==> flow/design.v (excerpt) <==
module my_chip (
    input logic [11:0] io_in,  
    output logic [11:0] io_out,  
    input logic clock,
    input logic reset  
);
Settings: LEC_CHECK=0, ABC_AREA=1, CAP_MARGIN=20, CELL_PAD_IN_SITES_DETAIL_PLACEMENT=0, CORE_MARGIN=2, CORE_UTILIZATION=72, CTS_CLUSTER_DIAMETER=27, CTS_CLUSTER_SIZE=50, MAX_ROUTING_LAYER=met4, PLACE_DENSITY=0.38, SETUP_SLACK_MARGIN=0.46, SLEW_MARGIN=20, TNS_END_PERCENT=100; clock period 3.73 ns.
run.sh (not shown) runs the stock make flow with config.mk's settings and CLKGATE_MAP_FILE=.
The first run ran to the end with no violations.
Rerun with:
Settings changed: ABC_AREA 1 to default, CELL_PAD_IN_SITES_DETAIL_PLACEMENT 0 to default, CTS_CLUSTER_DIAMETER 27 to default, CTS_CLUSTER_SIZE 50 to default, MAX_ROUTING_LAYER met4 to default, PLACE_DENSITY 0.38 to default, SETUP_SLACK_MARGIN 0.46 to default, TNS_END_PERCENT 100 to default.
Clock period 3.73 ns to 4.25 ns, I/O delays scaled along.
=> Total power fell by 19%; critical path depth fell by 3; wire length fell by 20%; synthesized cell count fell by 24%; via count fell by 19%.

* * *

my_chip again, from the RTL that the note above started with.
make LEC_CHECK=0 CAP_MARGIN=20 CELL_PAD_IN_SITES_GLOBAL_PLACEMENT=2 CORE_MARGIN=4 CORE_UTILIZATION=40 GPL_TIMING_DRIVEN=0 MAX_ROUTING_LAYER=met5 PLACE_DENSITY_LB_ADDON=0.22 SLEW_MARGIN=35 finish   # period 10.0 ns
Edit:
CORE_ASPECT_RATIO = 0.51   (was default)
MAX_ROUTING_LAYER = met4   (was met5)
SETUP_SLACK_MARGIN = -0.58   (was default)
- die area went up by 0.53%
- routed wire length went down by 0.89%
- combinational power went down by about 4%
- setup slack improves by 0.043 ns
- clock-buffer cell count went up by 4
- synthesized cell count is unchanged
- final area went down by 0.61%
- worst hold slack degrades by 0.0051 ns
- sequential power barely changes
- via count went up by 0.99%
Edit:
ABC_AREA = 1   (was default)
CELL_PAD_IN_SITES_GLOBAL_PLACEMENT = default   (was 2)
CORE_ASPECT_RATIO = 1.89   (was 0.51)
CORE_MARGIN = 2   (was 4)
CORE_UTILIZATION = 58   (was 40)
CTS_CLUSTER_DIAMETER = 354   (was default)
CTS_CLUSTER_SIZE = 99   (was default)
GPL_TIMING_DRIVEN = default   (was 0)
MAX_ROUTING_LAYER = default   (was met4)
PLACE_DENSITY_LB_ADDON = default   (was 0.22)
SETUP_SLACK_MARGIN = default   (was -0.58)
TNS_END_PERCENT = 35   (was default)
Outcome: The changed run completed with no timing, DRC or antenna violations. Via count came out higher by about a fifth. Sequential power barely changes. Power came out higher slightly. Routed wire length came out higher by about a fifth. Sequential cell count does not change. Non-clock buffer count came out lower by 41. Worst hold slack stays flat. Die area came out lower by a quarter to a third. Cell count came out higher by roughly a tenth.
Edit:
CORE_ASPECT_RATIO = default   (was 1.89)
CORE_UTILIZATION = 19   (was 58)
GPL_TIMING_DRIVEN = 0   (was default)
Result: First-iteration DRC count rises by well over a third; power falls by a few percent; clock-buffer cell count rises by 2; wire length falls by a few percent.
Edit:
ABC_AREA = default   (was 1)
CELL_PAD_IN_SITES_GLOBAL_PLACEMENT = 1   (was default)
CORE_UTILIZATION = 27   (was 19)
GPL_TIMING_DRIVEN = default   (was 0)
What happened: Routed wire length decreases by 14%; total power rises by 2.1%; die size fell by 34%; via count goes down by 20%; non-clock buffer count goes down by 24.

* * *

run A:
Starting RTL as in the previous note.
clock: 6.51 ns
lec_check: 0
cap_margin: 5
core_aspect_ratio: 0.94
core_margin: 2
core_utilization: 72
cts_cluster_diameter: 64
cts_cluster_size: 50
hold_slack_margin: 0.05
place_density: 0.92
setup_slack_margin: 1.65
slew_margin: 20
Run A ran to completion and came out clean on the timing, DRC and antenna checks.
### run A -> run B
- HOLD_SLACK_MARGIN: 0.05 -> unset
- ABC_AREA: unset -> 1
- CAP_MARGIN: 5 -> 20
- SETUP_SLACK_MARGIN: 1.65 -> unset
- CORE_ASPECT_RATIO: 0.94 -> 1.33
- CTS_CLUSTER_DIAMETER: 64 -> unset
- CTS_CLUSTER_SIZE: 50 -> unset
- PLACE_DENSITY: 0.92 -> unset
- the clock period (ns, I/O delays scaled along): 6.51 -> 2.45
### Flow results
- Across run A and run B, a clean result was obtained everywhere but in run B.
- Although run B finished all stages, its layout failed final checks on negative setup slack.
- Per the comparison of run B with run A, maximum frequency grew by 26%; delay contributed by the slowest stage of the critical path shrank by 0.21 ns; share of the cycle needed by the critical path after routing grew by 79 points; via count grew by about 25%.
- For run A, the main power-consuming group was registers, unlike run B, where it was the clock network.
- Run B has number of inverters outside the clock class in the layout above what run A had.
- Summary — data required time of the worst path, run B relative to run A: lower, by 4.06 ns.
Edits applied to the flow inputs when going from run B to run C:
- a deleted ABC_AREA that had been 1
- a change of CORE_UTILIZATION from 72 to 40
- a deleted CORE_ASPECT_RATIO that had been 1.33
- a change of the clock period (ns, I/O delays scaled along) from 2.45 to 4.42
[summary]
Run C reached the end of the flow, and the finished layout is clean on the timing, DRC and antenna checks. Number of standard cells in the layout, taps in and fillers out ended up 15% lower on run C than on run B. Diff run B -> run C | post-detailed-routing wire length | decrease of 27%. Summary of run C over run B: met1 routing resource usage after global routing has decreased; met3 demand-to-capacity share in global routing has decreased; total power has decreased; aggregate global-route resource usage has decreased. The clock network as the main power-consuming group was reported by run B, and registers by run C. Run C vs run B — cell count after synthesis dropped 24%. The mean instance size in the synthesized netlist in run B is 0.821 times that in run C. Run B → run C: clock-cell share of area saw little to no change, clock share of power went down 2.9 points.
The inputs of run D differ from those of run C as listed below.
- swapping 4.42 for 10.0 in the clock period (ns, I/O delays scaled along)
Findings:
Run D ended with more clock group share of total power than run C. Diff run C..run D | iteration count of the initial detailed-routing pass | unchanged. Run D vs run C, sequential group share of total power went down by 2.3 points. Sequential power was higher in run C than in run D. Run D and run C ended up with nearly the same post-route cell area.
### run D -> run E
- an added ABC_AREA of 1
- a change of SLEW_MARGIN from 20 to 35
- an added TNS_END_PERCENT of 35
- an added CTS_CLUSTER_SIZE of 99
- an added SETUP_SLACK_MARGIN of 2.84
- an added CTS_CLUSTER_DIAMETER of 354
- a change of CORE_UTILIZATION from 40 to 15
==> comparison <==
met1 as the global-route layer with the greatest usage was reported by run D, and met2 by run E.
Row count of inverters other than clock inverters in the layout: run E higher / run D lower
~same worst slack on hold paths in run D and run E
Global-route usage in run E is 9.7 points lower than in run D
Compared with run D, run E is the more power-hungry design.
Of the two values seen for first element of the critical path, chipInterface_inst.inst_OTP_generator.lfsr[2] was produced by run D and chipInterface_inst.inst_OTP_generator.lfsr[1] by run E.
In the reports for run D and run E, the larger xor and xnor area share after synthesis belongs to run D.
In the flow results for run D and run E, the via count is smaller on run D.
Per the comparison of run E with run D, tap cell count shows an increase of 554; post-synthesis mux area share shows a reduction of 0.64 points; internal power contribution shows a reduction of about 1.1%; final critical delay including setup and external delays shows a reduction of 0.34 ns; share of synthesized area occupied by flip-flops and latches shows a reduction of 2.8 points.
Power is estimated from default activity; no workload was simulated.
